## run A
==> flow/design.v (excerpt) <==
module vga_top(
	input ClkPort,
	input BtnC,
	input BtnU,
	input BtnD,
	input BtnR,
	input BtnL,
	input MoveTick,  
	output hSync, vSync,
	output [3:0] vgaR, vgaG, vgaB,
	output An0, An1, An2, An3, An4, An5, An6, An7,
	output Ca, Cb, Cc, Cd, Ce, Cf, Cg, Dp,
	output MemOE, MemWR, RamCS, QuadSpiFlashCS
	);
	wire Reset;
	assign Reset=BtnC;
	wire bright;
	wire[9:0] hc, vc;
	wire[3:0] lives;
	wire [6:0] ssdOut;
	wire [3:0] anode;
	wire [11:0] rgb;
	display_controller dc(.clk(ClkPort), .rst(Reset), .hSync(hSync), .vSync(vSync), .bright(bright), .hCount(hc), .vCount(vc));
	game_control sc(.clk(ClkPort), .en(MoveTick), .bright(bright), .rst(BtnC), .up(BtnU), .down(BtnD),.left(BtnL),.right(BtnR),.hCount(hc), .vCount(vc), .rgb(rgb), .lives(lives));
	display_lives cnt(.clk(ClkPort), .displayNumber(lives), .anode(anode), .ssdOut(ssdOut));
	assign vgaR = rgb[11 : 8];
	assign vgaG = rgb[7  : 4];
	assign vgaB = rgb[3  : 0];
	assign {MemOE, MemWR, RamCS, QuadSpiFlashCS} = 4'b1111;
	assign {An7, An6, An5, An4, An3, An2, An1, An0} = {4'b1111, anode};
	assign {Ca, Cb, Cc, Cd, Ce, Cf, Cg} = ssdOut[6 : 0];
	assign Dp = 1'b1;  
endmodule
clock: 7.4 ns
lec_check: 0
abc_area: 1
cap_margin: 20
core_aspect_ratio: 0.78
core_margin: 7
core_utilization: 37
cts_cluster_size: 27
gpl_routability_driven: 0
gpl_timing_driven: 1
place_density_lb_addon: 0.08
setup_slack_margin: -0.22
slew_margin: 5
tns_end_percent: 35
run.sh (not shown) runs the stock make flow with config.mk's settings and CLKGATE_MAP_FILE=.
The final layout from run A, which completed every stage, passed the timing, design-rule and antenna checks at the end of the flow.
### run A -> run B
==> flow/config.mk <==
export PLATFORM = sky130hd
export DESIGN_NAME = vga_top
export DESIGN_NICKNAME = vga_top
export VERILOG_FILES = /design/flow/design.v
export SDC_FILE = /design/flow/constraint.sdc
export NUM_CORES = 4
export LEC_CHECK = 0
export ABC_AREA = 1
export CAP_MARGIN = 20
export CORE_ASPECT_RATIO = 0.78
export CORE_MARGIN = 7
export CORE_UTILIZATION = 64
export CTS_CLUSTER_SIZE = 27
export GPL_ROUTABILITY_DRIVEN = 1
export GPL_TIMING_DRIVEN = 1
export PLACE_DENSITY_LB_ADDON = 0.08
export SETUP_SLACK_MARGIN = -0.83
export SLEW_MARGIN = 20
export TNS_END_PERCENT = 35
==> flow/constraint.sdc <==
create_clock -name core_clock -period 11.4 [get_ports {ClkPort}]
set_input_delay 2.2800 -clock core_clock [delete_from_list [all_inputs] [get_ports {ClkPort}]]
set_output_delay 2.2800 -clock core_clock [all_outputs]
set_load 0.01 [all_outputs]
--- outcome ---
- Run B consumes less power than run A does.
- The core of run B is more densely filled than that of run A.
- Taking run A as 1.0, run B lands at 0.70 on number of signal-net buffers in the layout.
Input changes introduced in run C (baseline for comparison: run B):
==> flow/config.mk <==
export PLATFORM = sky130hd
export DESIGN_NAME = vga_top
export DESIGN_NICKNAME = vga_top
export VERILOG_FILES = /design/flow/design.v
export SDC_FILE = /design/flow/constraint.sdc
export NUM_CORES = 4
export LEC_CHECK = 0
export CAP_MARGIN = 20
export CORE_MARGIN = 2
export CORE_UTILIZATION = 60
export SLEW_MARGIN = 20
==> flow/constraint.sdc <==
create_clock -name core_clock -period 5.39 [get_ports {ClkPort}]
set_input_delay 1.0780 -clock core_clock [delete_from_list [all_inputs] [get_ports {ClkPort}]]
set_output_delay 1.0780 -clock core_clock [all_outputs]
set_load 0.01 [all_outputs]
==> results <==
| run C | all stages done | FAIL | setup timing |. Run C vs run B, final setup slack of the worst path went down by 3020 ps. Run C vs. run B: area of the die went down by 13%, total track usage went up by 3.9 points, global-route wire length before repair went down by 7.9%. Clock-buffer cell count down 3 in run C wrt run B. Against run B, total power in run C came out worse.
Relative to run C, the following input files were edited for run D:
-- flow/config.mk --
<<< run C, line 8
export CAP_MARGIN = 20
export CORE_MARGIN = 2
export CORE_UTILIZATION = 60
export SLEW_MARGIN = 20
>>> run D, line 8
export CAP_MARGIN = 20
export CORE_MARGIN = 2
export CORE_UTILIZATION = 65
export CTS_CLUSTER_DIAMETER = 30
export CTS_CLUSTER_SIZE = 62
export SLEW_MARGIN = 20
==> flow/constraint.sdc <==
create_clock -name core_clock -period 5.31 [get_ports {ClkPort}]
set_input_delay 1.0620 -clock core_clock [delete_from_list [all_inputs] [get_ports {ClkPort}]]
set_output_delay 1.0620 -clock core_clock [all_outputs]
set_load 0.01 [all_outputs]
### Flow results
- Run D had finished all stages when the layout checks came back failing, citing setup timing.
- Run D — post-route setup TNS 2290 ps lower, run C as reference
- The weighted congestion at the end of routability-driven global placement of run D exceeds that of run C by about 5%.
- Diff run C -> run D: met1 layer usage reported by global route now larger, post-route worst setup slack now smaller, count of clock-buffer cells in the layout has remained practically unchanged, slew of the pin with the lowest slew margin grew by 140 ps.
- Run D ended with less final cell count than run C.
> inputs changed (run D -> run E)
==> flow/config.mk <==
export PLATFORM = sky130hd
export DESIGN_NAME = vga_top
export DESIGN_NICKNAME = vga_top
export VERILOG_FILES = /design/flow/design.v
export SDC_FILE = /design/flow/constraint.sdc
export NUM_CORES = 4
export LEC_CHECK = 0
export ABC_AREA = 1
export CAP_MARGIN = 5
export CELL_PAD_IN_SITES_DETAIL_PLACEMENT = 2
export CELL_PAD_IN_SITES_GLOBAL_PLACEMENT = 3
export CORE_MARGIN = 2
export CORE_UTILIZATION = 51
export GPL_ROUTABILITY_DRIVEN = 0
export GPL_TIMING_DRIVEN = 0
export HOLD_SLACK_MARGIN = 0.04
export PLACE_DENSITY_LB_ADDON = 0.02
export SETUP_SLACK_MARGIN = 1.27
export SLEW_MARGIN = 10
Results
Run E is listed as incomplete: the tool reported an error in global placement without I/O (3_1_place_gp_skip_io) and the run ended there. Every stage of run D finished as expected; the final checks, on the other hand, flagged setup timing, which means the layout fails. Taking run D over run E, the number of cell instances after yosys synthesis ratio works out to 0.75. Diff run D and run E: area share of and/or/nand/nor cells after synthesis higher in run E. Relative to run D, post-synthesis share of cell area spent on and-or and or-and gates has decreased by 7.9 points in run E. Core outline area grows by more than a quarter when moving from run D to run E. Summed instance area of the synthesized netlist (run E vs. run D) increases by more than 10%. Run E against run D; count of mapped cells out of synthesis is up by more than a quarter. In the metrics for run D and run E, the one carrying the lower post-synthesis mux area share is run E. Taking run D as the reference point, the floorplan-stage core utilization of run E falls by 14 points. The final reports for run E and run D show part of the Yosys area used for sequential elements lower in the former.


vga_top again, from the RTL that the note above started with.
export LEC_CHECK = 0
export CAP_MARGIN = 20
export CORE_ASPECT_RATIO = 1.96
export CORE_MARGIN = 2
export CORE_UTILIZATION = 62
export CTS_CLUSTER_DIAMETER = 249
export CTS_CLUSTER_SIZE = 99
export HOLD_SLACK_MARGIN = -0.07
export SETUP_SLACK_MARGIN = 2.25
export SLEW_MARGIN = 20
create_clock -name core_clock -period 12.0 [get_ports {ClkPort}]
The baseline completed with no timing, DRC or antenna violations.
Rerun with:
==> flow/config.mk (replaced) <==
export PLATFORM = sky130hd
export DESIGN_NAME = vga_top
export DESIGN_NICKNAME = vga_top
export VERILOG_FILES = /design/flow/design.v
export SDC_FILE = /design/flow/constraint.sdc
export NUM_CORES = 4
export LEC_CHECK = 0
export CAP_MARGIN = 20
export CORE_MARGIN = 2
export CORE_UTILIZATION = 40
export PLACE_DENSITY = 0.6
export SLEW_MARGIN = 20
Critical path depth went down by 1.
Global-route usage fell by 23 points.
Sequential share of layout area drops by 0.14 points.
Utilization is lower by 23 points.


vga_top again, from the RTL that the note above started with.
==> flow/design.v (excerpt) <==
module vga_top(
	input ClkPort,
	input BtnC,
	input BtnU,
	input BtnD,
	input BtnR,
	input BtnL,
	input MoveTick,  
	output hSync, vSync,
	output [3:0] vgaR, vgaG, vgaB,
	output An0, An1, An2, An3, An4, An5, An6, An7,
	output Ca, Cb, Cc, Cd, Ce, Cf, Cg, Dp,
	output MemOE, MemWR, RamCS, QuadSpiFlashCS
	);
	wire Reset;
	assign Reset=BtnC;
	wire bright;
	wire[9:0] hc, vc;
	wire[3:0] lives;
	wire [6:0] ssdOut;
	wire [3:0] anode;
	wire [11:0] rgb;
	display_controller dc(.clk(ClkPort), .rst(Reset), .hSync(hSync), .vSync(vSync), .bright(bright), .hCount(hc), .vCount(vc));
	game_control sc(.clk(ClkPort), .en(MoveTick), .bright(bright), .rst(BtnC), .up(BtnU), .down(BtnD),.left(BtnL),.right(BtnR),.hCount(hc), .vCount(vc), .rgb(rgb), .lives(lives));
	display_lives cnt(.clk(ClkPort), .displayNumber(lives), .anode(anode), .ssdOut(ssdOut));
	assign vgaR = rgb[11 : 8];
	assign vgaG = rgb[7  : 4];
	assign vgaB = rgb[3  : 0];
	assign {MemOE, MemWR, RamCS, QuadSpiFlashCS} = 4'b1111;
	assign {An7, An6, An5, An4, An3, An2, An1, An0} = {4'b1111, anode};
	assign {Ca, Cb, Cc, Cd, Ce, Cf, Cg} = ssdOut[6 : 0];
	assign Dp = 1'b1;  
endmodule
clock: 7.75 ns
lec_check: 0
cap_margin: 20
core_margin: 2
core_utilization: 72
cts_cluster_diameter: 363
cts_cluster_size: 14
hold_slack_margin: 0.3
place_density_lb_addon: 0.26
setup_slack_margin: 1.1
slew_margin: 20
The baseline finished with timing, DRC and antenna clean.
Next try:
--- a/flow/config.mk
+++ b/flow/config.mk
@@ -11 +10,0 @@
-export CTS_CLUSTER_DIAMETER = 363
@@ -13,3 +12,2 @@
-export HOLD_SLACK_MARGIN = 0.3
-export PLACE_DENSITY_LB_ADDON = 0.26
-export SETUP_SLACK_MARGIN = 1.1
+export PLACE_DENSITY_LB_ADDON = 0.25
+export SETUP_SLACK_MARGIN = 1.51
==> flow/constraint.sdc (replaced) <==
create_clock -name core_clock -period 6.03 [get_ports {ClkPort}]
set_input_delay 1.2060 -clock core_clock [delete_from_list [all_inputs] [get_ports {ClkPort}]]
set_output_delay 1.2060 -clock core_clock [all_outputs]
set_load 0.01 [all_outputs]
Now the flow failed in 5_1_grt.
Synthesized cell count does not change.
Die size does not change.
Synthesized area stays the same.
Next try:
--- a/flow/config.mk
+++ b/flow/config.mk
@@ -10,4 +10,2 @@
-export CORE_UTILIZATION = 72
-export CTS_CLUSTER_SIZE = 14
-export PLACE_DENSITY_LB_ADDON = 0.25
-export SETUP_SLACK_MARGIN = 1.51
+export CORE_UTILIZATION = 33
+export PLACE_DENSITY = 0.6
==> flow/constraint.sdc (replaced) <==
create_clock -name core_clock -period 12.5 [get_ports {ClkPort}]
set_input_delay 2.5000 -clock core_clock [delete_from_list [all_inputs] [get_ports {ClkPort}]]
set_output_delay 2.5000 -clock core_clock [all_outputs]
set_load 0.01 [all_outputs]
Result:
- With this change the flow passed the timing, design-rule and antenna checks
- synthesized area is unchanged
- die size rises by well over a third
- synthesized cell count stays the same
Next try:
--- a/flow/config.mk
+++ b/flow/config.mk
@@ -10 +10,3 @@
-export CORE_UTILIZATION = 33
+export CORE_UTILIZATION = 66
+export CTS_CLUSTER_DIAMETER = 353
+export CTS_CLUSTER_SIZE = 97
==> flow/constraint.sdc (replaced) <==
create_clock -name core_clock -period 5.46 [get_ports {ClkPort}]
set_input_delay 1.0920 -clock core_clock [delete_from_list [all_inputs] [get_ports {ClkPort}]]
set_output_delay 1.0920 -clock core_clock [all_outputs]
set_load 0.01 [all_outputs]
The changed run finished but failed the layout checks on setup timing.
Routed wire length came out higher by a few percent.
Die size went down by well over a third.
Clock-buffer cell count went down by 1.
Worst setup slack is worse by 3.6 ns.
Sequential power rose by well over a third.
Power and IR drop assume default switching activity.
